## design/flow/constraint.sdc

```tcl
create_clock -name core_clock -period 3.26 [get_ports {clk_in}]
set_input_delay 0.6520 -clock core_clock [delete_from_list [all_inputs] [get_ports {clk_in}]]
set_output_delay 0.6520 -clock core_clock [all_outputs]
set_load 0.01 [all_outputs]
```

## design/flow/config.mk

```make
export PLATFORM = sky130hd
export DESIGN_NAME = cordic
export DESIGN_NICKNAME = cordic
export VERILOG_FILES = /design/flow/design.v
export SDC_FILE = /design/flow/constraint.sdc
export NUM_CORES = 4
export LEC_CHECK = 0
export CAP_MARGIN = 20
export CORE_MARGIN = 2
export CORE_UTILIZATION = 64
export SLEW_MARGIN = 20
```

## design/flow/design.v

```verilog
module cordic(
        clk_in,
        reset_n,
        ena,
        phase_in,
        phase_out,
        cos_o,
        sin_o
        );
  parameter dat_width = 16, pha_width =16, pipeline = 10;
  input clk_in, reset_n, ena;
  input [pha_width-1 : 0] phase_in;
  output [pha_width-1 : 0] phase_out;
  output [dat_width-1 : 0] cos_o, sin_o;
  reg [dat_width-1 : 0] x[pipeline :0];
  reg [dat_width-1 : 0] y[pipeline :0];
  reg [pha_width-1 : 0] z[pipeline :0];
  reg [pha_width-1 : 0] phase_tmp[pipeline :0];
  wire [dat_width-1:0] amp;
  wire [pha_width-1:0] atan [32:0];
  assign amp = 32'd1304065887 >>(32-dat_width);       
  assign atan[0] = 32'd536870912 >>(32-pha_width);    
	assign atan[1] = 32'd316933407 >>(32-pha_width);    
	assign atan[2]	= 32'd167458907 >>(32-pha_width);    
	assign atan[3]= 32'd85004756 >>(32-pha_width);      
	assign atan[4]= 32'd42667331 >>(32-pha_width);      
	assign atan[5]= 32'd21354465 >>(32-pha_width);      
	assign atan[6]= 32'd10679838 >>(32-pha_width);      
	assign atan[7]= 32'd5340245 >>(32-pha_width);       
	assign atan[8]= 32'd2670163 >>(32-pha_width);       
	assign atan[9]= 32'd1335087 >>(32-pha_width);       
	assign atan[10]= 32'd667544 >>(32-pha_width);       
	assign atan[11]= 32'd333772 >>(32-pha_width);       
	assign atan[12]= 32'd166886 >>(32-pha_width);       
	assign atan[13]= 32'd83443 >>(32-pha_width);       
	assign atan[14]= 32'd41722 >>(32-pha_width);       
	assign atan[15]= 32'd20861 >>(32-pha_width);       
	assign atan[16]= 32'd10430 >>(32-pha_width);       
	assign atan[17]= 32'd5215 >>(32-pha_width);       
	assign atan[18]= 32'd2608 >>(32-pha_width);       
	assign atan[19]= 32'd1304 >>(32-pha_width);       
	assign atan[20]= 32'd652 >>(32-pha_width);       
	assign atan[21]= 32'd326 >>(32-pha_width);      
	assign atan[22]= 32'd163 >>(32-pha_width);
	assign atan[23]= 32'd81 >>(32-pha_width);
	assign atan[24]= 32'd41 >>(32-pha_width);
	assign atan[25]= 32'd20 >>(32-pha_width);
	assign atan[26]= 32'd10 >>(32-pha_width);
	assign atan[27]= 32'd5 >>(32-pha_width);
	assign atan[28]= 32'd3 >>(32-pha_width);
	assign atan[29]= 32'd1 >>(32-pha_width);
	assign atan[30]= 32'd1 >>(32-pha_width);
	assign atan[31]= 32'd0 >>(32-pha_width);
	assign atan[32]= 32'd0 >>(32-pha_width);
always @(posedge clk_in )
begin
  if( !reset_n )   
  begin
     x[0] <= 0;
      y[0] <= 0;
      z[0] <= 0;
      phase_tmp[0] <=  0;
  end
  else
  begin
      x[0] <= amp;
      y[0] <= 0;
      z[0] <= { 2'b0, phase_in[pha_width-3 : 0]};
      phase_tmp[0] <=  phase_in;                  
  end    
end
genvar i;
  wire [dat_width-1 : 0] x_tmp[pipeline-1 :0];
  wire [dat_width-1 : 0] y_tmp[pipeline-1 :0];
  wire [pha_width-1 : 0] z_tmp[pipeline-1 :0];
generate for(i=1;i<=pipeline;i=i+1) begin:cordic_core  
  cordic_step #(dat_width,pha_width,i) cordic_step_inst(x[i-1],y[i-1],z[i-1],atan[i-1],x_tmp[i-1],y_tmp[i-1],z_tmp[i-1]);
  always @(posedge clk_in)
  begin
   if(!reset_n)
   begin
      x[i] <= 0;
      y[i] <= 0;
      z[i] <= 0;
      phase_tmp[i]<=0;
   end
   else 
   begin             
      x[i] <= x_tmp[i-1];     
      y[i] <= y_tmp[i-1];     
      z[i] <= z_tmp[i-1]; 
      phase_tmp[i] <= phase_tmp[i-1];      
   end        
  end
end
endgenerate
reg [dat_width-1 : 0] cos_o, sin_o;
reg [pha_width-1 : 0] phase_out;
wire [pha_width-1:0] quad_tmp;
wire [1:0] quad;
assign quad_tmp = phase_tmp[pipeline];
assign quad = quad_tmp[pha_width-1: pha_width-2];
wire [dat_width-1 : 0] x_o_wire, y_o_wire;
wire [dat_width-1 : 0] x_o_wire_tmp, y_o_wire_tmp;
assign x_o_wire_tmp = x[pipeline];
assign y_o_wire_tmp = y[pipeline];
assign x_o_wire = x_o_wire_tmp[dat_width-1] ? {(dat_width){1'b0}} : x[pipeline];
assign y_o_wire = y_o_wire_tmp[dat_width-1] ? {(dat_width){1'b0}} : y[pipeline];
always @(posedge clk_in)
begin
  if( !reset_n)
  begin
    cos_o <= 0;
    sin_o <= 0;
    phase_out <= 0;    
  end
  else    
  begin
    case( quad[1:0] )
      2'b00:begin
            cos_o <= x_o_wire; 
            sin_o <= y_o_wire; 
            end
      2'b01:begin
            cos_o <= ~y_o_wire + 1'b1;
            sin_o <= x_o_wire;
            end
      2'b10:begin
            cos_o <= ~x_o_wire + 1'b1;
            sin_o <= ~y_o_wire + 1'b1;
            end
      2'b11:begin
            cos_o <= y_o_wire;
            sin_o <= ~x_o_wire + 1'b1;
            end
      default:begin
            cos_o <= x_o_wire;
            sin_o <= y_o_wire;
            end
    endcase
    phase_out <= phase_tmp[pipeline];
  end
end
endmodule
module cordic_step(
  dat_a,
  dat_b,
  dat_c,
  dat_pha,
  out_a,
  out_b,
  out_c
  );
  parameter dat_width = 16, pha_width = 16, pipe_index = 3;
  input [dat_width-1:0] dat_a, dat_b;
  input [pha_width-1:0] dat_c;
  input [pha_width-1:0] dat_pha;
  output[dat_width-1:0] out_a, out_b;
  output [pha_width-1:0] out_c;
  wire [dat_width:0] out_a_tmp1, out_a_tmp2, out_a_tmp3, out_b_tmp1, out_b_tmp2, out_b_tmp3;
  wire [pha_width-1:0] out_c_tmp1,out_c_tmp2 ;
  wire [1:0] ov_a,ov_b;
generate
  if(pipe_index == 6'b1 )
  begin
    assign out_a_tmp1 = { dat_a[dat_width-1], dat_a} + { dat_b[dat_width-1], dat_b};
    assign out_b_tmp1 = { dat_b[dat_width-1], dat_b} - { dat_a[dat_width-1], dat_a};
    assign out_c_tmp1 = dat_c + dat_pha;
    assign out_a_tmp2 = { dat_a[dat_width-1], dat_a} - { dat_b[dat_width-1], dat_b};
    assign out_b_tmp2 = { dat_b[dat_width-1], dat_b} + { dat_a[dat_width-1], dat_a};
    assign out_c_tmp2 = dat_c - dat_pha;
  end
  else
  begin
     assign out_a_tmp1 = { dat_a[dat_width-1], dat_a} + { { (pipe_index){dat_b[dat_width-1]} }, dat_b[dat_width-1: (pipe_index-1)] } ;
     assign out_b_tmp1 = { dat_b[dat_width-1], dat_b} - { { (pipe_index){dat_a[dat_width-1]} }, dat_a[dat_width-1: (pipe_index-1)] } ;
     assign out_c_tmp1 = dat_c + dat_pha;
     assign out_a_tmp2 = { dat_a[dat_width-1], dat_a} - { { (pipe_index){dat_b[dat_width-1]} }, dat_b[dat_width-1: (pipe_index-1)] } ;
     assign out_b_tmp2 = { dat_b[dat_width-1], dat_b} + { { (pipe_index){dat_a[dat_width-1]} }, dat_a[dat_width-1: (pipe_index-1)] } ;
     assign out_c_tmp2 = dat_c - dat_pha;
  end
  assign out_a_tmp3 = dat_c[pha_width-1] ? out_a_tmp1 :out_a_tmp2;
  assign out_b_tmp3 = dat_c[pha_width-1] ? out_b_tmp1 :out_b_tmp2;
endgenerate
  assign ov_a = out_a_tmp3[dat_width:dat_width-1];
  assign ov_b = out_b_tmp3[dat_width:dat_width-1];
  assign out_a = ~^ ov_a ? (out_a_tmp3[dat_width-1:0]):(ov_a[1] ? {1'b1, {(dat_width-1){1'b0}} } : {1'b0, {(dat_width-1){1'b1}} } );
  assign out_b = ~^ ov_b ? (out_b_tmp3[dat_width-1:0]):(ov_b[1] ? {1'b1, {(dat_width-1){1'b0}} } : {1'b0, {(dat_width-1){1'b1}} } );
  assign out_c = dat_c[pha_width-1] ? out_c_tmp1 :out_c_tmp2;
endmodule
```

## design/flow/run.sh

```bash
#!/bin/bash
# the make line also repeats each setting of config.mk as NAME=value (left out here)
make -C /OpenROAD-flow-scripts/flow DESIGN_CONFIG=/design/flow/config.mk WORK_HOME=/design/flow/orfs CLKGATE_MAP_FILE= finish
```

==> summary.txt, run 1 <==
Results of an implementation run.

The setup slack at placement is -0.377 ns. The endpoint of the most critical register-to-register path is x[5][10]$_SDFF_PN0_.

By instance count, the leading cell after synthesis is dfxtp_1. STA reports a reg2reg setup slack of -0.47 ns. The slowest cell on the critical path is or4_4. The number of endpoints failing setup at the final stage is 230. The number of clock sinks seen by CTS is 595. Per the placement log, port buffering inserted 65 buffers. In this run the maximum-capacitance check reported violations numbering 0. The number of cells on the critical path is 16. Setup repair after global routing could not meet its margin everywhere.

The number of global-route vias before repair is 32.4k. The number of synthesis warnings is 9. The overall die area is just under 0.06 mm². Between clock sinks in the finished design, the worst skew comes to 0.0416 ns. Per the TritonCTS log, the buffer count is slightly below 60. Walking the worst path, the cells encountered are or4_4 -> nor3_2 -> nor2_1 -> xor2_1 -> ha_1 -> a21o_1 -> a21oi_4 -> nand2_2 -> o211ai_1 -> nand3b_1 -> buf_4 -> nor4_4 -> buf_4 -> nor3_4 -> buf_6 -> o21ai_2. The layer with the highest usage is met2. Summed over all failing endpoints, the final setup total negative slack is -47.02 ns.

The number of vias per cell is 5.98. The area of the mapped netlist is around 0.036 mm². The number of design-rule violations left by the first detailed-router iteration is 2820.

The count of nets after finishing is 5496. The count of library flops with an enable pin is 0. The clock-pin slew on the worst setup and hold paths is about 0.060 ns.

The area inside the core boundary is 0.0564 mm². STA puts the critical path data arrival time at ~4.3 ns. Detailed routing inserted a total of approximately 35k vias.

The capturing element type of the critical path is a register. The area fraction in compound gates is 21.2%. Along the worst path, the maximum fanout reaches 5. The startpoint of the most critical register-to-register path is y[4][10]$_SDFF_PN0_. Looking at the setup timing report, the critical path kind is reg2reg. By count the netlist is led by dfxtp_1, ha_1, nor2_1. By area, the combinational part of the netlist is dominated by AND-OR/OR-AND gates. The flow measured a signed area growth from synthesis to layout of 36.6%. The final instance area is 0.0499 mm². For the worst flop-to-flop path, the logic depth is 16. The script parses the final routing iteration and logs DRC violations as 0. The count of mapped cells out of synthesis is 4246. Yosys reported a register bit count of 595.

In the final report, the number of hold violations comes to 0. The origin of the worst setup path is y[4][10]$_SDFF_PN0_. The required time at the endpoint of the critical path is 3.84 ns. Per the synthesis report, the XOR/XNOR share of the synthesized area is under 10%. Entering global routing, the biggest net connects 207 pins. In this run the mean area of a mapped cell was 8.59 µm².

The count of warning messages emitted by the tools is 43. The library cell appearing most often on the critical path is buf_4. The post-detailed-route wirelength per cell is 18.8 µm. The met1 usage in global routing is 39.7%.

TritonCTS built the clock tree. The placement-stage cell area is around 0.043 mm². Counting flops with an async set or reset pin after synthesis yields a share of 0%. The worst-case headroom to the max-slew limit is 53.0%. In the hold timing report, the worst path depth is 1. For reference, the mux area share after synthesis is ~1.1%. The number of buffers and inverters on the critical path is 3. The initial antenna violation count was 0. The cell-mix breakdown from Yosys lists the simple-gate area share as 17.2%.

The top cell type's share of synthesized area is between 30% and 40%. The antenna violation net count after detailed routing is 0. For this run, the chip area from Yosys synthesis comes to ~0.036 mm².

The destination of the critical timing path is x[5][10]$_SDFF_PN0_. The highest attainable clock frequency is ~270 MHz. The horizontal die size is ~240 µm. The pre-antenna-repair detailed-routing pass consisted of 5 iterations. The flow ran to the end, but the layout failed its checks. On met3, the global router reports a usage of 2.89%. The largest area contributor in the synthesized netlist is dfxtp_1. The clock insertion delay at the later pin of the skew report is about 0.66 ns. The count of cell types in the netlist is 101. The worst hold path belongs to the class reg2reg. Per the Yosys statistics, synthesis produced 4246 cells.

The number of nets produced by synthesis is 4679. The checks that failed: setup timing. The clock root buffer master is clkbuf_16. The share of synthesized area occupied by flip-flops and latches is 32.6%. Total global-route track usage over all layers is 31.4%. For this run, the script counts the antenna cells in the layout as 0. According to the I/O placement log, the pin count is 67. Per the detailed-route log, wirelength across all metal layers totals 111000 µm. After layout, the minimum clock period comes to 3.73 ns. After its last routability iteration, the placer logged a weighted congestion of just over 0.9.

The dominant synthesized flop cell is dfxtp_1. The met2 demand-to-capacity share in global routing is 56.3%. The final count of pins violating max slew is 0.

The first global-routing pass estimated 155000 µm of wire. Per the CTS log, the buffer count on the longest clock path is 3. The initial core utilization is 64.7%. Per the hold report, the tightest min-delay path originates at x[0][11]$_DFF_P_. In this run the number of H-tree levels came out at 2.

The detailed placement HPWL is approximately 68000 µm. The cell family with the largest share of critical-path delay is simple AND/OR/NAND/NOR gates.

Per the OpenROAD floorplan log, the height of the die is 243 µm.

The delay of the slowest critical-path stage is just under 0.6 ns. The adder-cell share of the synthesized area is 14.6%. The overall overflow remaining after global route is 0. The endpoint with the worst hold slack is y[1][11]$_SDFF_PN0_. The final timing report gives a worst setup slack of -0.470 ns. The launching element type of the critical path is a register. Yosys attributes the largest share of cell area to dfxtp_1, ha_1, xnor2_1. The placement row count is approximately 87. The share of the clock period used by the worst path is 114%. The slew at the pin closest to its max-slew limit is 0.704 ns.
[stage by stage]
step	cells	utilization (%)	hold slack (ns)
finish	5868	88.4	0.400
global route	5868	88.4	0.396
CTS	5778	83.4	0.384
detailed placement	5596	76.5	0.417
global placement	5596	76.5	0.406
floorplan	4246	-	0.384
[per-layer routing]
layer	wire length, µm	part of all wire [%]	vias to the layer above
met5	0	0	-
met4	4820	4.4	0
met3	6740	6.1	391
met2	54600	49	1403
met1	44400	40	16575
li1	-	-	16699
[final cells by class]
type	instances	area (µm²)
fill	2796	6540
clock inverter	29	475
timing repair buffer	883	7220
sequential	595	12000
multi-input combinational	3326	26700
inverter	199	761
clock buffer	80	1720
tap	756	946
[repair_timing]
item / 4_1_cts / 5_1_grt
hold buffers: 0 / 0
setup buffers: 65 / 89
cloned: 10 / 6
gates resized: 296 / 517
setup endpoints to repair: 247 / 262
pin swaps: 146 / 217
endpoints found under the hold margin: 0 / 0
==> run 2, diff against run 1 <==
Settings changed: ABC_AREA set to 0, CELL_PAD_IN_SITES_DETAIL_PLACEMENT set to 0, CORE_MARGIN 2 to 6, CORE_UTILIZATION 64 to 46, CTS_CLUSTER_SIZE set to 41, GPL_ROUTABILITY_DRIVEN set to 0, GPL_TIMING_DRIVEN set to 1, MIN_ROUTING_LAYER set to met1, PLACE_DENSITY_LB_ADDON set to 0.21, SETUP_SLACK_MARGIN set to 0.75, SLEW_MARGIN 20 to 10, TNS_END_PERCENT set to 60.
Clock period 3.26 ns to 3.28 ns, I/O delays scaled along.
==> run 2 against run 1 <==
Compared with the run above: still fails the layout checks on setup timing; largest cell class unchanged; sequential cell count stayed put; register-to-register slack improved by 0.11 ns; critical path type unchanged; area after synthesis unchanged; die size up 46%.
==> summary.txt, run 2 <==
Results of an implementation run.

The area fraction in mux cells is 1.07% (unchanged). The delay of the slowest critical-path stage came to 0.53 ns (-0.05 ns). The number of levels the H-tree was split into was 3 (+1).

The area inside the core boundary is 0.0780 mm² (+38%). The required time at the endpoint of the critical path is 3.82 ns (-0.02 ns). The number of hold violations in the final report came to 0 (unchanged).

The I/O pin count is 67 (unchanged). The dominant synthesized flop cell is dfxtp_1. The number of buffer and inverter instances along the worst setup path was 2 (-1). The main combinational cell family by area after synthesis is AND-OR/OR-AND gates.

The area of the mapped netlist is 0.0365 mm² (unchanged). The number of clock sinks seen by CTS came to 595 (unchanged).

The startpoint of the tightest hold check path is phase_tmp[0][13]$_SDFF_PN0_. The area fraction in and, or, nand and nor cells after synthesis is 17.2% (unchanged). The placement-stage cell area was 0.0436 mm² (+0.99%). The top cell type's share of synthesized area is 32.6% (unchanged).

The post-synthesis sequential element count came to 595 (unchanged). The async set or reset register ratio after synthesis is 0% (unchanged). The destination of the critical timing path is x[8][8]$_SDFF_PN0_.

The tally of max-capacitance violations is 0 (unchanged). TritonCTS built the clock tree. The detailed placement HPWL was 69400 µm (+1.5%).

The final count of pins violating max slew came to 0 (unchanged). The setup slack of the most critical reg-to-reg path was -0.36 ns (+0.11 ns). The number of design rule violations left after detail routing came to 0 (unchanged). The worst clock skew on the final layout came to 0.0221 ns (-0.0195 ns). The number of synthesis warnings is 9 (unchanged). The floorplan die height is 294 µm (+21%). The overall die area is 0.0862 mm² (+46%).

The number of optimization iterations in the first detailed-route pass is 6 (+1). After synthesis, the cell types taking the most area are dfxtp_1, ha_1, xnor2_1. The library cell appearing most often on the critical path is or3_4. The area of the multi-input gates was 0.0270 mm² (+1.1%).

The origin of the worst setup path is y[7][11]$_SDFF_PN0_. The number of endpoints failing setup at the final stage was 151 (-34%). The highest attainable clock frequency is 275 MHz (+2.6%). The count of input and output buffers is 65 (unchanged). The setup slack after layout was -0.356 ns (+0.114 ns). The slew at the pin closest to its max-slew limit is 0.870 ns (+0.166 ns). The pin count of the biggest net entering global routing is 196 (-5.3%). Looking at area per cell type in the netlist, the leader is dfxtp_1. The tally of non-filler cells in the final layout is 6182 (+5.4%). The number of cells on the critical path came to 13 (-3). The global-route wire length before repair is 156000 µm (+0.33%).

The worst-case headroom to the max-slew limit is 40.5% (-13 points). The maximum fanout along the worst path is 7 (+2).

The buffer levels on the longest clock path is 3 (unchanged). For reference, the top cells by count after synthesis are dfxtp_1, ha_1, nor2_1. The flow ran to the end, but the layout failed its checks. The post-detailed-routing wire length is 98100 µm (-11%). The endpoint with the worst hold slack is z[1][14]$_SDFF_PN0_. The share of the clock period used by the worst path is 111% (-3.6 points). The count of nets after finishing was 5527 (+0.56%). The number of global-route vias before repair is 32.4k (-0.046%).

The depth of the worst register-to-register path is 13 (-3). The layout-stage area growth over the synthesis result is 39.5%. The capturing element type of the critical path is a register. The parity-gate share of the synthesized area counting xor and xnor cells is 9.71% (unchanged).

The share of synthesized area occupied by flip-flops and latches is 32.6% (unchanged). The overall overflow remaining after global route came to 0 (unchanged). The antenna violation net count after detailed routing is 0 (unchanged). The post-detailed-route wirelength per cell came to 15.9 µm (-16%).

The count of library flops with an enable pin is 0 (unchanged). The launching element type of the critical path is a register. The count of cell types in the netlist is 101 (unchanged).

The number of vias per cell is 5.35 (-11%). The antenna diode count is 0 (unchanged). The number of nets produced by synthesis is 4679 (unchanged). The via total after detailed routing is 33.0k (-5.8%). The cell family with the largest share of critical-path delay is simple AND/OR/NAND/NOR gates.

The count of hold-fix buffers inserted at cts is 0 (unchanged). The adder-cell share of the synthesized area was 14.6% (unchanged). The final instance area is 0.0509 mm² (+2.1%). The count of warning messages emitted by the tools is 41 (-4.7%).

The count of instantiated cells in the yosys netlist is 4246 (unchanged). The clock-pin slew on the worst setup and hold paths is 0.06 ns (about the same).

The kind of critical path is reg2reg. The hold path depth is 1 (unchanged). The count of mapped cells out of synthesis is 4246 (unchanged). The initial antenna violation count is 0 (unchanged). The number of design-rule violations left by the first detailed-router iteration is 1620 (-43%).

The arrival time at the worst endpoint is 4.17 ns (-0.14 ns). The path class of the tightest hold or removal check is reg2reg. The number of placed instances, taps included is 5849 (+4.5%). The final critical path time including I/O delays and setup is 3.64 ns (-0.0944 ns).

The number of inserted filler cells in the final layout is 6082 (+120%). The clock root buffer master is clkbuf_16. The placement row count is 102 (+17%). The overall global routing resource usage is 21.1% (-10 points).

The capture point of the worst register-to-register path is recorded as x[8][8]$_SDFF_PN0_. The horizontal die size was 294 µm (+21%). The total cell area reported by yosys after synthesis is 0.0365 mm² (unchanged). The post-synthesis area per instance came to 8.59 µm² (unchanged). The clock buffer count from CTS came to 67 (+16%).

Looking at the critical path, the single cell with the biggest stage delay is or4_4. The clock insertion delay at the later pin of the skew report is 0.62 ns (-0.04 ns).

The area fraction in compound gates is 21.2% (unchanged). Among all cell types in the netlist, the one instantiated most often is dfxtp_1. The startpoint of the most critical register-to-register path is y[7][11]$_SDFF_PN0_.

The area taken by flip-flops and latches is 0.0120 mm² (about the same). The critical path goes through or4_4 -> or3_4 -> buf_6 -> a21bo_2 -> ha_2 -> or3_4 -> nand2b_4 -> o211ai_1 -> nand2_1 -> a311oi_4 -> buf_4 -> o221ai_4 -> o21ai_2. Failing layout checks were recorded as setup timing. The initial core utilization came to 46.8% (-18 points). Setup repair after global routing could not meet its margin everywhere.
run 2: per-layer routing:
metal / wire length (µm) / global-route usage, % / vias to the layer above
met2: 50300 / 39.2 / 542
met1: 41500 / 25.4 / 15521
met4: 3260 / 6.82 / 0
met3: 3080 / 2.60 / 208
li1: - / - / 16774
met5: 0 / 0 / -
run 2: layout make-up:
type	instances	area share (%)
Tap cell	1040	2.56
Timing Repair Buffer	901	14.6
Sequential cell	595	23.6
Inverter	199	1.51
Clock buffer	87	3.74
Multi-Input combinational cell	3330	53.1
Clock inverter	30	0.868
run 2: timing repair:
| item | CTS | global route |
|---|---|---|
| resized | 418 | 338 |
| gates cloned | 16 | 9 |
| pin swaps | 216 | 191 |
| hold endpoints to repair | 0 | 0 |
| setup endpoints to repair | 307 | 321 |
| buffers inserted | 113 | 78 |
run 2: stage by stage:
stage | TNS, ns | util, % | setup slack (ns) | hold slack, ns
CTS | -11.61 | 62.3 | -0.321 | 0.415
finish | -22.23 | 65.3 | -0.356 | 0.419
global route | -51.39 | 65.3 | -0.507 | 0.438
detailed placement | -35.26 | 55.9 | -0.481 | 0.417
global placement | -26.59 | 55.9 | -0.504 | 0.413
floorplan | -11.10 | - | -0.228 | 0.384
==> run 3, diff against run 2 <==
Settings changed: CORE_MARGIN 6 to 2, CORE_UTILIZATION 46 to 66, CTS_CLUSTER_SIZE 41 to not set, GPL_ROUTABILITY_DRIVEN 0 to not set, MAX_ROUTING_LAYER set to met4, PLACE_DENSITY_LB_ADDON 0.21 to not set, SETUP_SLACK_MARGIN 0.75 to 0.49, SLEW_MARGIN 10 to 20, TNS_END_PERCENT 60 to not set.
Clock period 3.28 ns to 3.15 ns, I/O delays scaled along.
==> run 3 against run 2 <==
Compared with the run above: the layout still fails its checks (setup timing); via count rose by 26%; sequential share of layout area fell by 0.30 points; sequential cell count did not move; largest cell class unchanged; highest routed layer unchanged.
==> summary.txt, run 3 <==
Results of an implementation run.

The met2 demand-to-capacity share in global routing is 69.1% (+30 points). The clock buffer count from CTS came to 59 (-12%). The post-detailed-route wirelength per cell is 26.3 µm (+66%). The endpoint with the worst hold slack is z[1][14]$_SDFF_PN0_. The via total after detailed routing was 41.7k (+26%). The met1 usage in global routing is 46.7% (+21 points). By area the synthesized netlist is led by dfxtp_1, ha_1, xnor2_1. The parity-gate share of the synthesized area counting xor and xnor cells is 9.71% (unchanged). The setup slack at placement is -0.623 ns (-0.141 ns). The area fraction in mux cells is 1.07% (unchanged). The number of hold violations in the final report is 0 (unchanged). The met3 usage was 6.12% (+3.5 points). The kind of critical path is reg2reg. The maximum fanout along the worst path is 3 (-4).

The count of warning messages emitted by the tools is 45 (+9.8%). The timing report attributes the biggest portion of critical-path delay to AND-OR/OR-AND gates. The number of optimization iterations in the first detailed-route pass came to 14 (+8). The destination of the critical timing path is x[10][0]$_SDFF_PN0_. The top cell type by instance count after synthesis is dfxtp_1. The arrival time at the worst endpoint came to 4.91 ns (+0.74 ns). The clock insertion delay at the later pin of the skew report was 0.71 ns (+0.09 ns).

The highest attainable clock frequency was 232 MHz (-16%). The number of design-rule violations left by the first detailed-router iteration was 6145 (+280%). TritonCTS built the clock tree. The global-route wire length before repair is 185000 µm (+19%).

The overall overflow remaining after global route came to 0 (unchanged). The post-detailed-routing wire length is 157000 µm (+60%).

The async set or reset register ratio after synthesis was 0% (unchanged). The I/O pin count was 67 (unchanged). The hold path depth came to 1 (unchanged).

The count of input and output buffers is 65 (unchanged). The top cell type's share of synthesized area is 32.6% (unchanged). The delay of the slowest critical-path stage is 0.90 ns (+0.37 ns). The critical path's slowest stage uses the library cell o211ai_1. The flow ran to the end, but the layout failed its checks. The clock-pin slew on the worst setup and hold paths was 0.07 ns (about the same). The pin count of the biggest net entering global routing is 180 (-8.2%). The number of inserted filler cells in the final layout is 1663 (-73%). Yosys shows that the main logic family after synthesis is AND-OR/OR-AND gates. The worst-case headroom to the max-slew limit came to 15.6% (-25 points). The number of clock sinks seen by CTS is 595 (unchanged). The adder-cell share of the synthesized area is 14.6% (unchanged). The most critical setup path has its startpoint at y[9][9]$_SDFF_PN0_.

The overall global routing resource usage was 40.8% (+20 points). The count of hold-fix buffers inserted at cts was 0 (unchanged). The horizontal die size is 239 µm (-19%). The number of design rule violations left after detail routing is 0 (unchanged). The count of cell types in the netlist was 101 (unchanged).

The overall die area is 0.0572 mm² (-34%). The number of levels the H-tree was split into is 2 (-1). The count of library flops with an enable pin came to 0 (unchanged). The path class of the tightest hold or removal check is reg2reg. The startpoint of the most critical register-to-register path is y[9][9]$_SDFF_PN0_.

The number of buffer and inverter instances along the worst setup path is 2 (unchanged). The total cell area reported by yosys after synthesis is 0.0365 mm² (unchanged). The library cell appearing most often on the critical path is ha_4. The area taken by flip-flops and latches is 0.0120 mm² (+0.16%). The layout checks failed on setup timing.

The detailed placement HPWL is 70500 µm (+1.6%). The tally of max-capacitance violations was 0 (unchanged). The number of synthesis warnings is 9 (unchanged). The final count of pins violating max slew is 0 (unchanged).

The initial core utilization came to 66.5% (+20 points). The buffer levels on the longest clock path is 3 (unchanged). Setup repair after global routing could not meet its margin everywhere.

The area of the mapped netlist came to 0.0365 mm² (unchanged). The largest area contributor in the synthesized netlist is dfxtp_1. The dominant synthesized flop cell is dfxtp_1. The floorplan die height is 239 µm (-19%).

The number of cells on the critical path is 17 (+4). The layout-stage area growth over the synthesis result is 41.5%. The count of instantiated cells in the yosys netlist came to 4246 (unchanged). The number of vias per cell was 7.01 (+31%). The setup slack after layout came to -1.17 ns (-0.812 ns).

Routability-driven placement finished with a final weighted congestion of a little under 1. The number of endpoints failing setup at the final stage is 258 (+71%). The count of nets after finishing is 5616 (+1.6%). The post-synthesis sequential element count is 595 (unchanged). The number of global-route vias before repair is 36.4k (+12%). The slew at the pin closest to its max-slew limit is 1.26 ns (+0.386 ns).

STA classifies the critical path startpoint as a register. STA classifies the critical path endpoint as a register. The worst clock skew on the final layout came to 0.0686 ns (+0.0466 ns). The area fraction in and, or, nand and nor cells after synthesis came to 17.2% (unchanged). Yosys reports that the most numerous cell types are dfxtp_1, ha_1, nor2_1.

The count of mapped cells out of synthesis is 4246 (unchanged). Clock tree synthesis selected as its root buffer the cell clkbuf_16. In this run the critical path is formed by inv_2 -> ha_4 -> nor3b_4 -> nand2_2 -> ha_4 -> a21oi_4 -> ha_4 -> o21a_1 -> o211ai_1 -> a31oi_2 -> o211a_1 -> nor2_1 -> nand4b_1 -> o211ai_1 -> a211o_4 -> buf_6 -> o21ba_4.

The number of nets produced by synthesis was 4679 (unchanged). The area fraction in compound gates is 21.2% (unchanged). In this run the most used layer during global routing was met2. Looking at hold timing, the worst path starts from phase_tmp[0][13]$_SDFF_PN0_. The post-synthesis area per instance is 8.59 µm² (unchanged). The area of the multi-input gates is 0.0275 mm² (+1.6%).

The required time at the endpoint of the critical path came to 3.75 ns (-0.07 ns). The share of the clock period used by the worst path was 137% (+26 points). The placement row count is 86 (-16%). STA lists the endpoint of the worst register-to-register path as x[10][0]$_SDFF_PN0_. The depth of the worst register-to-register path came to 17 (+4). The final critical path time including I/O delays and setup came to 4.32 ns (+0.682 ns).

The setup slack of the most critical reg-to-reg path is -1.17 ns (-0.81 ns). The antenna violation net count after detailed routing is 0 (unchanged). The initial antenna violation count is 11 (+11).

The area inside the core boundary was 0.0549 mm² (-30%). The share of synthesized area occupied by flip-flops and latches is 32.6% (unchanged).
run 3: per-stage QoR:
step | setup TNS (ns) | instance area (µm²) | hold WS (ns) | instances | util (%)
5_1_grt | -150.65 | 51600 | 0.421 | 5948 | 94.0
3_5_place_dp | -61.27 | 44100 | 0.409 | 5604 | 80.4
2_1_floorplan | -20.39 | 37900 | 0.384 | 4246 | -
3_3_place_gp | -45.21 | 44100 | 0.409 | 5604 | 80.4
6_report | -136.92 | 51600 | 0.418 | 5951 | 94.1
4_1_cts | -36.49 | 49600 | 0.401 | 5873 | 90.3
run 3: layer usage:
metal / wire (µm) / share of wire (%) / vias to the layer above
li1: - / - / 16965
met1: 51200 / 33 / 18940
met2: 68900 / 44 / 4015
met3: 20000 / 13 / 1811
met4: 16700 / 11 / 0
met5: 0 / 0 / -
run 3: what timing repair did:
action                     CTS  global route
pin swaps                  255           219
setup endpoints to repair  299           312
buffers inserted           141            61
cloned                      16             4
gates resized              476           342
run 3: final cells by class:
cell class / count / share of cell area [%]
multi-input combinational: 3328 / 53.2
sequential: 595 / 23.3
timing repair buffer: 1000 / 16.1
clock buffer: 76 / 3.24
tap: 704 / 1.71
inverter: 199 / 1.53
clock inverter: 36 / 0.858
antenna: 13 / 0.0630
==> run 4, diff against run 3 <==
Settings changed: ABC_AREA 0 to 1, CELL_PAD_IN_SITES_DETAIL_PLACEMENT 0 to not set, CORE_UTILIZATION 66 to 69, GPL_TIMING_DRIVEN 1 to not set, MAX_ROUTING_LAYER met4 to not set, MIN_ROUTING_LAYER met1 to not set, SETUP_SLACK_MARGIN 0.49 to not set.
Clock period 3.15 ns to 2.61 ns, I/O delays scaled along.
==> run 4 against run 3 <==
Compared with the run above: the flow now stops in 5_1_grt; die size is 3.7% higher; area after synthesis is 8.5% higher; synthesized cell count grew 35%.
==> summary.txt, run 4 <==
Implementation results

The flow did not finish. Per the run summary, the flow got no further than 5_1_grt. The tool reported: "[ERROR GRT-0232] Routing congestion too high. Check the congestion heatmap in the GUI". The number of levels the H-tree was split into is 2 (unchanged). The I/O pin count is 67 (unchanged). The cell type that accounts for the most area after synthesis is dfxtp_1. The count of instantiated cells in the yosys netlist was 5729 (+35%).

The parity-gate share of the synthesized area counting xor and xnor cells is 6.95% (-2.8 points). The number of clock sinks seen by CTS was 595 (unchanged). The count of input and output buffers is 65 (unchanged). The floorplan die height is 243 µm (+1.8%). The initial core utilization is 70.0% (+3.6 points). The overall global routing resource usage is about four fifths. The top cell type by instance count after synthesis is nand2_1. The async set or reset register ratio after synthesis is 0% (unchanged).

The area inside the core boundary was 0.0565 mm² (+2.9%). The top cell type's share of synthesized area is 30.1% (-2.5 points). The total cell area reported by yosys after synthesis is 0.0396 mm² (+8.5%). For reference, the top cells by count after synthesis are nand2_1, inv_1, dfxtp_1.

The overall die area came to 0.0593 mm² (+3.7%). The detailed placement HPWL is 83200 µm (+18%). The final weighted congestion in routability-driven placement came to 0.996 (+0.52%). For this run, the leading register cell type out of synthesis is dfxtp_1.

The clock root buffer master is clkbuf_16. The number of nets produced by synthesis is 6162 (+32%). The area fraction in mux cells was 0% (-1.1 points). The area of the mapped netlist is 0.0396 mm² (+8.5%). The area fraction in compound gates is 13.3% (-7.9 points). The adder-cell share of the synthesized area is 13.5% (-1.1 points). By area the synthesized netlist is led by dfxtp_1, nand2_1, ha_1.

The area fraction in and, or, nand and nor cells after synthesis is 27.7% (+10 points). The post-synthesis sequential element count is 595 (unchanged). The count of cell types in the netlist was 56 (-45%). The count of library flops with an enable pin is 0 (unchanged). The clock buffer count from CTS is 61 (+3.4%). The horizontal die size was 243 µm (+1.8%).

The number of synthesis warnings is 9 (unchanged). The count of mapped cells out of synthesis is 5729 (+35%). Recorded from the global router log, the overflow total was between 400 and 500. The count of hold-fix buffers inserted at cts is 0 (unchanged). The share of synthesized area occupied by flip-flops and latches was 30.1% (-2.5 points). The post-synthesis area per instance is 6.91 µm² (-20%). By area, the combinational part of the netlist is dominated by simple AND/OR/NAND/NOR gates. The placement row count is 87 (+1.2%). The buffer levels on the longest clock path came to 3 (unchanged).
[run 4: per-layer routing]
metal	overflow	track usage, %
met1	48	81.2
met3	31	70.7
met4	145	75.3
met5	3	49.7
met2	243	94.5
[run 4: what timing repair did]
action / CTS
gates resized: 708
cloned: 24
pin swaps: 344
setup endpoints to repair: 255
setup buffers: 116
[run 4: metrics by stage]
step / hold WS (ns) / cell area, µm² / cells / setup WS, ns
floorplan: 0.390 / 40000 / 5729 / -0.0695
detailed placement: 0.395 / 46700 / 7164 / -0.409
global placement: 0.392 / 46700 / 7164 / -0.290
CTS: 0.154 / 52700 / 7413 / -0.291
==> run 5, diff against run 4 <==
Settings changed: ABC_AREA 1 to 0, CAP_MARGIN 20 to 25, CELL_PAD_IN_SITES_DETAIL_PLACEMENT set to 0, CORE_ASPECT_RATIO set to 1.59, CORE_MARGIN 2 to 7, CORE_UTILIZATION 69 to 40, CTS_CLUSTER_SIZE set to 26, GPL_TIMING_DRIVEN set to 1, MAX_ROUTING_LAYER set to met4, MIN_ROUTING_LAYER set to met2, SLEW_MARGIN 20 to 40.
Clock period 2.61 ns to 5.0 ns, I/O delays scaled along.
==> run 5 against run 4 <==
Compared with the run above: the run now finishes clean; area after synthesis down 7.8%; synthesized cell count down 26%; die size up 69%.
==> summary.txt, run 5 <==
Results of an implementation run.

The flow ran to the end and the layout has no timing, DRC or antenna violations. The adder-cell share of the synthesized area was 14.6% (+1.1 points). The detailed placement HPWL came to 82600 µm (-0.82%). The worst-case headroom to the max-slew limit is 45.1%. The antenna violation net count after detailed routing is 0.

The placement row count was 139 (+60%). The number of global-route vias before repair was 42.3k. The startpoint of the tightest hold check path is phase_tmp[0][13]$_SDFF_PN0_.

Warnings raised by the tools during the run amount to 39. The post-detailed-routing wire length is 107000 µm. The number of levels the H-tree was split into came to 2 (unchanged). The synthesis report lists the most area-consuming cells as dfxtp_1, ha_1, xnor2_1.

The synthesis run identifies the leading combinational cell family as AND-OR/OR-AND gates. The commonest cells after synthesis are dfxtp_1, ha_1, nor2_1. The slew at the pin closest to its max-slew limit is 0.815 ns.

The count of input and output buffers came to 65 (unchanged). Per the GRT congestion report, total overflow comes to 0. The final-layout setup total negative slack is 0 ns. The setup slack after layout is 0.292 ns.

In the final run the clock tree shows a worst skew of 0.0284 ns. The overall global routing resource usage is 32.6%. The total cell area reported by yosys after synthesis was 0.0365 mm² (-7.8%). The number of synthesis warnings is 9 (unchanged). The routed layout has 42.2k vias. The timing report attributes the biggest portion of critical-path delay to AND-OR/OR-AND gates. The count of instantiated cells in the yosys netlist is 4246 (-26%).

The post-synthesis area per instance is 8.59 µm² (+24%). The initial core utilization is 40.4% (-30 points). The dominant synthesized flop cell is dfxtp_1. The worst setup path is captured at a register. The number of vias per cell is ~7.6. The tree is rooted in a clkbuf_16. STA lists the startpoint of the worst register-to-register path as y[9][9]$_SDFF_PN0_. The most critical setup path has its startpoint at y[9][9]$_SDFF_PN0_. Of all nets on the critical path, the largest fanout is 15.

The count of hold-fix buffers inserted at cts is 0 (unchanged). The destination of the critical timing path is x[10][4]$_SDFF_PN0_. The count of cell types in the netlist is 101 (+80%).

The worst path needs ~4.7 ns of the cycle, external delays included. The pin count of the biggest net entering global routing is around 140. The top cell type by instance count after synthesis is dfxtp_1.

The horizontal die size was 254 µm (+4.1%). The routed layout reports a DRC error count of 0. The post-synthesis sequential element count is 595 (unchanged). The run reported a max-capacitance violation count of 0. The final instance area is ~0.041 mm². The hold path depth is 1. The area fraction in compound gates was 21.2% (+7.9 points).

The launching element type of the critical path is a register. The slowest stage of the critical path is the o21ai_0 cell.

The placement-stage cell area is 0.0387 mm² (-17%). The clock buffer count from CTS came to 58 (-4.9%). The highest attainable clock frequency is ~210 MHz. In the final routed layout, each cell accounts on average for 19.2 µm. The TritonCTS clock tree is built.

The endpoint with the worst hold slack is z[1][14]$_SDFF_PN0_. The pre-antenna-repair detailed-routing pass consisted of 43 iterations. The number of buffer and inverter instances along the worst setup path is 1. The top cell type's share of synthesized area is 32.6% (+2.5 points). Setup repair after global routing left no endpoint under its margin. The I/O pin count is 67 (unchanged).

After the last flow step, the layout net total stands at 4747. The first global-routing pass estimated 163000 µm of wire. The buffer levels on the longest clock path is 3 (unchanged).

The floorplan die height came to 395 µm (+62%). The area inside the core boundary came to 0.0903 mm² (+60%). The share of synthesized area occupied by flip-flops and latches is 32.6% (+2.5 points). The depth of the worst register-to-register path is 16. The setup path with the least slack is of type reg2reg. The overall die area is 0.100 mm² (+69%). The layout has 8939 filler cells. The delay of the slowest critical-path stage is 0.71 ns. Of the available clock period, the critical path in the final layout requires a little over nine tenths. Once layout is complete, the utilization of the core stands at a little under half. The number of hold violations in the final report is 0. The count of library flops with an enable pin is 0 (unchanged). In this design, the critical path's most frequently occurring cell is ha_1. The clock-pin slew on the worst setup and hold paths is about 0.070 ns.

Per the log, the first TritonRoute iteration ended with a DRC count of 7887. The count of mapped cells out of synthesis is 4246 (-26%). The classification of the worst-slack hold path is reg2reg. The number of endpoints failing setup at the final stage is 0. The async set or reset register ratio after synthesis is 0% (unchanged). The setup slack of the most critical reg-to-reg path is 0.29 ns. The required time at the endpoint of the critical path is ~5.5 ns. The arrival time of data at the worst endpoint is listed as 5.18 ns. The number of cells on the critical path is 16. The area fraction in mux cells is 1.07% (+1.1 points).

The area fraction in and, or, nand and nor cells after synthesis was 17.2% (-10 points). The number of clock sinks seen by CTS was 595 (unchanged). The final count of pins violating max slew is 0. Clock latency on the worst-skew pair, taken at its later pin, is around 0.66 ns. The largest area contributor in the synthesized netlist is dfxtp_1. The final weighted congestion in routability-driven placement is 1.13 (+13%). The cell sequence reported for the critical path is inv_1 -> ha_1 -> nor3b_1 -> nand2_1 -> ha_1 -> a21oi_1 -> ha_1 -> o21a_1 -> o211ai_1 -> o21bai_1 -> a21oi_1 -> o21ai_1 -> and2_1 -> o211ai_1 -> a211o_1 -> o21ai_0. The setup slack at placement is 0.200 ns (+0.609 ns).

The area of the mapped netlist was 0.0365 mm² (-7.8%). The layout-stage area growth over the synthesis result is 11.8%. The parity-gate share of the synthesized area counting xor and xnor cells came to 9.71% (+2.8 points).

The number of nets produced by synthesis is 4679 (-24%). STA lists the endpoint of the worst register-to-register path as x[10][4]$_SDFF_PN0_.

The initial antenna violation count is 0.
==> run 5: layout make-up <==
class / instances / area, µm² / share of cell area, %
diodes: 3 / 7.51 / 0.0184
well taps: 1198 / 1500 / 3.67
flip-flops and latches: 595 / 11900 / 29.2
multi-input cells: 3319 / 23300 / 57.1
clock buffers: 78 / 1640 / 4.01
repair buffers: 141 / 1230 / 3.03
inverters: 199 / 752 / 1.84
clock inverters: 30 / 452 / 1.11
==> run 5: what timing repair did <==
action                     in CTS  in global routing
setup buffers                   0                  0
setup endpoints to repair       0                 15
gates resized                   0                  2
==> run 5: per-stage QoR <==
stage	instances	hold slack (ns)
6_report	5563	0.421
5_1_grt	5560	0.441
4_1_cts	5559	0.426
3_5_place_dp	5451	0.417
3_3_place_gp	5451	0.395
2_1_floorplan	4246	0.384
==> run 5: per-layer routing <==
metal	GRT usage, %	wire (µm)	vias to the layer above	part of all wire [%]
li1	-	-	15032	-
met1	-	0	15091	0
met2	45.8	62600	10810	58
met3	29.2	29600	1270	28
met4	10.5	14900	0	14
met5	-	0	-	0
==> run 6, diff against run 5 <==
Settings changed: ABC_AREA 0 to 1, CAP_MARGIN 25 to 20, CELL_PAD_IN_SITES_DETAIL_PLACEMENT 0 to not set, CORE_ASPECT_RATIO 1.59 to not set, CORE_MARGIN 7 to 2, CTS_CLUSTER_SIZE 26 to not set, GPL_TIMING_DRIVEN 1 to not set, MAX_ROUTING_LAYER met4 to not set, MIN_ROUTING_LAYER met2 to not set, SLEW_MARGIN 40 to 20.
==> run 6 against run 5 <==
Compared with the run above: still clean on timing, DRC and antenna; non-clock buffer count shrank 55; cell count grew 28%; routed wire length shrank 8.3%; register-to-register slack gained 0.96 ns; sequential share of layout area shrank 2.0 points; sequential cell count is the same; worst setup slack gained 0.96 ns.
==> summary.txt, run 6 <==
Results of an implementation run.

The run finished with no timing, DRC or antenna violations. According to the hold report, the worst path is of the reg2reg type. The clock-pin slew on the worst setup and hold paths is 0.06 ns (about the same).

The biggest area contributor in the post-synthesis netlist is dfxtp_1. The setup slack of the most critical reg-to-reg path is 1.25 ns (+0.96 ns). Looking at the hold checks, the worst path lands on phase_out[7]$_SDFF_PN0_. Per the detail_route log, the uppermost layer with routed signals is met4. The parity-gate share of the synthesized area counting xor and xnor cells was 6.95% (-2.8 points). The signal on the critical path passes through buf_4 -> clkinv_1 -> o21ai_0 -> ha_1 -> nand2_1 -> nand2_1 -> nand3_1 -> nand3_1 -> nand3_1 -> nand2_1 -> nand2_1 -> nand2_1 -> inv_1 -> nand3_1 -> nand2_1 -> nor2_1.

The count of mapped cells out of synthesis came to 5729 (+35%). The via total after detailed routing is 35.4k (-16%). The maximum fanout along the worst path came to 25 (+10).

The count of input and output buffers is 65 (unchanged).

The kind of critical path is reg2reg. The post-cts resize count came to 0 (unchanged). The delay of the slowest critical-path stage is 0.63 ns (-0.08 ns). The async set or reset register ratio after synthesis is 0% (unchanged). The post-synthesis sequential element count is 595 (unchanged). The final-layout setup total negative slack is 0 ns (unchanged). The count of warning messages emitted by the tools is 39 (unchanged).

The initial core utilization came to 40.3% (-0.16 points). The count of hold-fix buffers inserted at cts is 0 (unchanged). The antenna violation net count after detailed routing came to 0 (unchanged). The most numerous cell type found on the critical path is nand2_1. The area fraction in and, or, nand and nor cells after synthesis is 27.7% (+10 points). The total cell area reported by yosys after synthesis is 0.0396 mm² (+8.5%). The highest attainable clock frequency was 267 MHz (+26%). The number of levels the H-tree was split into came to 3 (+1).

The met1 wire length is 45700 µm (+45700 µm). The number of vias per cell was 4.98 (-34%). The number of cells on the critical path came to 16 (unchanged). The share of the clock period used by the worst path is 74.9% (-19 points). The arrival time at the worst endpoint is 4.23 ns (-0.95 ns). The top cell type by instance count after synthesis is nand2_1.

The layout-stage area growth over the synthesis result is 10.6%. The placement-stage cell area is 0.0414 mm² (+7.0%). The worst hold path begins at phase_tmp[10][7]$_SDFF_PN0_. The clock insertion delay at the later pin of the skew report is 0.63 ns (-0.03 ns).

The overall global routing resource usage is 19.2% (-13 points). The global-route wire length before repair is 164000 µm (+0.83%). The post-synthesis area per instance was 6.91 µm² (-20%).

Among all flip-flop cells after synthesis, the most frequent one is dfxtp_1. The area inside the core boundary is 0.0983 mm² (+8.9%). The number of clock sinks seen by CTS is 595 (unchanged). TritonCTS built the clock tree.

The final count of pins violating max slew was 0 (unchanged). The origin of the worst setup path is z[4][15]$_SDFF_PN0_.

The destination of the critical timing path is x[5][1]$_SDFF_PN0_. The top cell type's share of synthesized area was 30.1% (-2.5 points). The number of endpoints failing setup at the final stage came to 0 (unchanged). The overall overflow remaining after global route is 0 (unchanged). The initial antenna violation count is 3 (+3). The area of the mapped netlist came to 0.0396 mm² (+8.5%). In this design, the largest share of critical-path delay is due to simple AND/OR/NAND/NOR gates. The overall die area is 0.101 mm² (+1.4%). The buffer levels on the longest clock path is 3 (unchanged). The number of design rule violations left after detail routing was 0 (unchanged). The number of buffers inserted by post-CTS setup repair is 0 (unchanged). The number of synthesis warnings is 9 (unchanged). The largest individual stage delay along the critical path comes from the cell clkinv_1. For reference, the top cells by count after synthesis are nand2_1, inv_1, dfxtp_1. The count of instantiated cells in the yosys netlist is 5729 (+35%). The detailed placement HPWL came to 77600 µm (-6.0%).

The number of buffer and inverter instances along the worst setup path is 3 (+2). The count of library flops with an enable pin came to 0 (unchanged). The number of optimization iterations in the first detailed-route pass was 5 (-88%). The area fraction in mux cells came to 0% (-1.1 points). The number of nets produced by synthesis was 6162 (+32%). The adder-cell share of the synthesized area was 13.5% (-1.1 points). The capturing element type of the critical path is a register. STA classifies the critical path startpoint as a register.

The number of hold violations in the final report was 0 (unchanged). The total met2 wirelength after detailed routing came to 46600 µm (-25%). The worst clock skew on the final layout came to 0.0228 ns (-0.00562 ns).

The final critical path time including I/O delays and setup is 3.75 ns (-0.961 ns). The placement row count came to 115 (-17%). The startpoint of the most critical register-to-register path is z[4][15]$_SDFF_PN0_.

The count of nets after finishing is 6188 (+30%). The number of global-route vias before repair came to 33.7k (-20%). The pin count of the biggest net entering global routing is 144 (unchanged). The post-detailed-route wirelength per cell is 13.8 µm (-28%). The routed length on met3 was 3420 µm (-88%). Setup repair after global routing left no endpoint under its margin.

For reference, the top logic cell family by area is simple AND/OR/NAND/NOR gates. The final weighted congestion in routability-driven placement is 0.889 (-21%). The area fraction in compound gates is 13.3% (-7.9 points). The depth of the worst register-to-register path is 16 (unchanged).

The I/O pin count is 67 (unchanged). The final instance area is 0.0438 mm² (+7.3%). The hold path depth was 2 (+1).

The number of design-rule violations left by the first detailed-router iteration is 2007 (-75%). The count of cell types in the netlist came to 56 (-45%).

The worst-case headroom to the max-slew limit is 44.1% (-0.99 points). The share of synthesized area occupied by flip-flops and latches is 30.1% (-2.5 points). The floorplan die height is 319 µm (-19%). The required time at the endpoint of the critical path is 5.49 ns (about the same). The clock root buffer master is clkbuf_16. The horizontal die size is 319 µm (+26%). The tally of max-capacitance violations is 0 (unchanged).

By area the synthesized netlist is led by dfxtp_1, nand2_1, ha_1. The slew at the pin closest to its max-slew limit was 0.831 ns (+0.0158 ns). The endpoint of the most critical register-to-register path is x[5][1]$_SDFF_PN0_. The clock buffer count from CTS is 68 (+17%).

The post-detailed-routing wire length is 98100 µm (-8.3%).
run 6: through the flow:
| stage | utilization, % | hold slack (ns) | cells | setup WS, ns |
|---|---|---|---|---|
| finish | 44.5 | 0.399 | 7095 | 1.25 |
| global route | 44.5 | 0.420 | 7094 | 0.801 |
| CTS | 44.5 | 0.401 | 7094 | 1.27 |
| detailed placement | 42.1 | 0.395 | 6972 | 1.29 |
| global placement | 42.1 | 0.391 | 6972 | 1.28 |
| floorplan | - | 0.390 | 5729 | 1.81 |
run 6: cell type report:
cell class	instances	area, µm²
fillers	10159	54500
repair buffers	86	826
well taps	1287	1610
clock buffers	90	1910
clock inverters	32	487
flip-flops and latches	595	11900
inverters	730	2750
diodes	1	2.50
multi-input cells	4274	24300
run 6: routing by layer:
layer  vias to the layer above  global-route usage, %
met5                         -                      0
met4                         0                   5.41
met3                       153                   2.35
met2                       574                   33.8
met1                     15881                   24.7
li1                      18747                      -
==> run 7, diff against run 6 <==
Settings changed: ABC_AREA 1 to 0, CORE_UTILIZATION 40 to 72, CTS_CLUSTER_DIAMETER set to 372, CTS_CLUSTER_SIZE set to 100, PLACE_DENSITY set to 0.4.
Clock period 5.0 ns to 2.68 ns, I/O delays scaled along.
==> run 7 against run 6 <==
Compared with the run above: die size decreased by 48%; synthesized cell count decreased by 26%; area after synthesis decreased by 7.8%; the run now fails in 4_1_cts.
==> summary.txt, run 7 <==
Implementation results

The setup slack at placement is -1.02 ns (-2.31 ns). The count of cell types in the netlist is 101 (+80%). The total cell area reported by yosys after synthesis is 0.0365 mm² (-7.8%). The area of the mapped netlist came to 0.0365 mm² (-7.8%). The parity-gate share of the synthesized area counting xor and xnor cells came to 9.71% (+2.8 points).

The top cell type's share of synthesized area is 32.6% (+2.5 points). The post-synthesis sequential element count is 595 (unchanged). The run stopped with a tool error. The floorplan die height is 229 µm (-28%). The stage where the run came to a stop is 4_1_cts. The count of input and output buffers was 65 (unchanged). The post-synthesis area per instance was 8.59 µm² (+24%). The area fraction in mux cells is 1.07% (+1.1 points). The overall die area came to 0.0525 mm² (-48%). The initial core utilization is 72.9% (+33 points). The I/O pin count is 67 (unchanged). The count of mapped cells out of synthesis is 4246 (-26%). The async set or reset register ratio after synthesis is 0% (unchanged). The placement row count was 82 (-29%). The final weighted congestion in routability-driven placement is 0.971 (+9.2%). The number of placed instances, taps included is 5861 (-16%). For reference, the top cells by count after synthesis are dfxtp_1, ha_1, nor2_1. The count of instantiated cells in the yosys netlist is 4246 (-26%). The detailed placement HPWL is 87400 µm (+13%). Sorting the synthesized cells by area gives the leading types as dfxtp_1, ha_1, xnor2_1.

The adder-cell share of the synthesized area is 14.6% (+1.1 points). For this run, the leading register cell type out of synthesis is dfxtp_1. The area fraction in and, or, nand and nor cells after synthesis is 17.2% (-10 points). By instance count, the leading cell after synthesis is dfxtp_1. The first error in the log reads "[ERROR DPL-0038] Utilization greater than 100%, impossible to legalize". The number of nets produced by synthesis is 4679 (-24%). The area fraction in compound gates is 21.2% (+7.9 points). The largest area contributor in the synthesized netlist is dfxtp_1. The main combinational cell family by area after synthesis is AND-OR/OR-AND gates. The horizontal die size was 229 µm (-28%). The count of library flops with an enable pin is 0 (unchanged).

The number of synthesis warnings is 9 (unchanged). The share of synthesized area occupied by flip-flops and latches is 32.6% (+2.5 points). The area inside the core boundary came to 0.0501 mm² (-49%).
## run 7: per-stage QoR
step	util, %	hold slack (ns)	instance area (µm²)
after floorplan	-	0.384	37900
after global placement	92.2	0.412	46200
after detailed placement	92.2	0.417	46200
==> run 8, diff against run 7 <==
Settings changed: ABC_AREA 0 to 1, CTS_CLUSTER_DIAMETER 372 to not set, CTS_CLUSTER_SIZE 100 to not set, MAX_ROUTING_LAYER set to met4, PLACE_DENSITY 0.4 to 0.65, TNS_END_PERCENT set to 5.
Clock period 2.68 ns to 2.8 ns, I/O delays scaled along.
==> run 8 against run 7 <==
Compared with the run above: now fails the layout checks on setup timing; area after synthesis up 8.5%; synthesized cell count grew 35%; die size rose by 8.3%.
==> summary.txt, run 8 <==
Results of an implementation run.

All stages included, the depth of the critical timing path comes to 19. The depth of the worst register-to-register path is 19. The launching element type of the critical path is a register. The worst register-to-register path begins at y[9][9]$_SDFF_PN0_. The kind of critical path is reg2reg. The origin of the worst setup path is y[9][9]$_SDFF_PN0_. The antenna diode count is 0. The count of nets after finishing is 6718. Along the critical path, the tally of buffer and inverter instances is 5. The post-synthesis sequential element count is 595 (unchanged).

On the critical path the largest part of the delay comes from simple AND/OR/NAND/NOR gates. The post-synthesis area per instance is 6.91 µm² (-20%). The detailed placement HPWL came to 83300 µm (-4.7%). For this sky-water flow run, the detailed-routed wirelength per cell is reported as 18.5 µm. The highest attainable clock frequency is 281 MHz. The hold path depth is 3. The count of input and output buffers came to 65 (unchanged). The arrival time at the worst endpoint is 4.17 ns.

The overall die area is 0.0569 mm² (+8.3%). The share of synthesized area occupied by flip-flops and latches is 30.1% (-2.5 points). Per the CTS log, the root buffer master is clkbuf_16. Across all layers, the routed design uses 43.2k vias. In this run the layout overhead on the synthesized area is reported as 23.3%. The horizontal die size is 238 µm (+4.1%). The I/O pin count is 67 (unchanged). The number of synthesis warnings is 9 (unchanged). The buffer levels on the longest clock path is 3. The first global-routing pass estimated around 190000 µm of wire. The setup slack at placement is -0.558 ns (+0.464 ns). The area fraction in mux cells was 0% (-1.1 points). The count of warning messages emitted by the tools is 45.

The number of design-rule violations left by the first detailed-router iteration is between 4k and 5k. The worst clock skew on the final layout is 0.0768 ns. The data required time reported for the critical path is 3.41 ns. Entering global routing, the biggest net connects 125 pins. The number of nets produced by synthesis is 6162 (+32%).

The post-detailed-routing wire length is 130000 µm. Per the final report, max-transition violations number 0. Setup repair after global routing could not meet its margin everywhere.

The adder-cell share of the synthesized area came to 13.5% (-1.1 points). The end-of-flow timing check tallies setup violations at ~220. The async set or reset register ratio after synthesis is 0% (unchanged).

The count of instantiated cells in the yosys netlist is 5729 (+35%).

The count of mapped cells out of synthesis is 5729 (+35%). The count of library flops with an enable pin is 0 (unchanged). Using the TritonRoute via totals, the vias-per-cell ratio works out to around 6.1.

The area of the mapped netlist was 0.0396 mm² (+8.5%). In this run the layout check failures are setup timing. The total cell area reported by yosys after synthesis was 0.0396 mm² (+8.5%). The overall global routing resource usage is roughly two fifths. TritonCTS created 60 clock buffers.

The worst hold path terminates at phase_tmp[3][9]$_SDFF_PN0_. The script parses the final routing iteration and logs DRC violations as 0. The final-layout setup total negative slack is -41.84 ns.

The most frequently used library cell after synthesis is nand2_1. The most used flip-flop cell after synthesis is dfxtp_1. The tool flagged a number of max-cap violations equal to 0. The top cell type's share of synthesized area came to 30.1% (-2.5 points). The utilization of the core after routing is 90.1%. The worst path in the final design needs a cycle of ~3.6 ns, including I/O delays and setup. The capturing element type of the critical path is a register. The share of the clock period used by the worst path is 127%. The worst-case headroom to the max-slew limit is 49.3%.

The area fraction in compound gates is 13.3% (-7.9 points). The TritonCTS clock tree is built. The classification of the worst-slack hold path is in2reg. Once detail routing completed, the nets flagged for antenna violations numbered 0. The initial core utilization is 73.1% (+0.22 points).

The number of clock sinks seen by CTS is roughly 600. Recorded from the global router log, the overflow total was 0. The count of cell types in the netlist is 56 (-45%).

For reference, the critical path is captured by x[10][9]$_SDFF_PN0_. Once routing completed, OpenROAD measured the worst setup slack at -0.764 ns. The delay of the slowest critical-path stage is 0.34 ns. The maximum fanout along the worst path is 5. The area fraction in and, or, nand and nor cells after synthesis is 27.7% (+10 points).

The number of levels the H-tree was split into is 2. The slowest cell on the critical path is ha_1. For reference, the critical path cell chain is buf_4 -> nor4_4 -> buf_4 -> buf_4 -> nand2_1 -> nand2_1 -> xor2_1 -> ha_1 -> a21o_1 -> nand3_1 -> nand3_2 -> nand3b_1 -> nand2_1 -> nand2_1 -> nand2_2 -> inv_2 -> nand3_4 -> buf_4 -> o21ai_1.

The number of optimization iterations in the first detailed-route pass is 8. By count the netlist is led by nand2_1, inv_1, dfxtp_1. The synthesized design spends more area on one cell type than any other, namely dfxtp_1. The slew at the pin closest to its max-slew limit is 0.760 ns. The main combinational cell family by area after synthesis is simple AND/OR/NAND/NOR gates. The count of hold-fix buffers inserted at cts is 0. The initial antenna violation count is 0. The parity-gate share of the synthesized area counting xor and xnor cells was 6.95% (-2.8 points). The run finished, with violations left. The area inside the core boundary was 0.0541 mm² (+8.1%).

The floorplan die height is 238 µm (+4.1%). The startpoint of the tightest hold check path is reset_n. The endpoint of the most critical register-to-register path is x[10][9]$_SDFF_PN0_. The clock-pin slew on the worst setup and hold paths is 0.07 ns. The setup slack of the most critical reg-to-reg path is -0.76 ns.

The final weighted congestion in routability-driven placement came to 1.04 (+6.8%). The number of global-route vias before repair was 39.9k. The placement row count is 85 (+3.7%). Sorting the synthesized cells by area gives the leading types as dfxtp_1, nand2_1, ha_1.

For the worst-skew pair, the clock arrives at the later sink with an insertion delay of about 0.70 ns. The number of hold violations in the final report is 0.
## run 8: cell type report
class	count	area, µm²
flip-flops and latches	595	12000
clock inverters	46	533
clock buffers	67	1560
repair buffers	624	5110
inverters	730	2760
multi-input cells	4274	26000
fillers	2663	5350
well taps	696	871
## run 8: through the flow
stage | std cells | area, µm² | hold WS [ns]
floorplan | 5729 | 39600 | 0.390
global placement | 6890 | 44600 | 0.392
detailed placement | 6890 | 44600 | 0.395
CTS | 7011 | 47400 | 0.164
global route | 7032 | 48800 | 0.193
finish | 7032 | 48800 | 0.185
## run 8: per-layer routing
layer | GRT usage [%] | wire (µm)
met1 | 49.3 | 48500
met2 | 70.1 | 61000
met3 | 6.46 | 12900
met4 | 18.6 | 7930
met5 | - | 0
## run 8: repair_timing
action / in CTS / in global routing
setup endpoints to repair: 241 / 256
resized: 166 / 284
pin swaps: 38 / 108
buffers inserted: 8 / 19
gates cloned: 0 / 2
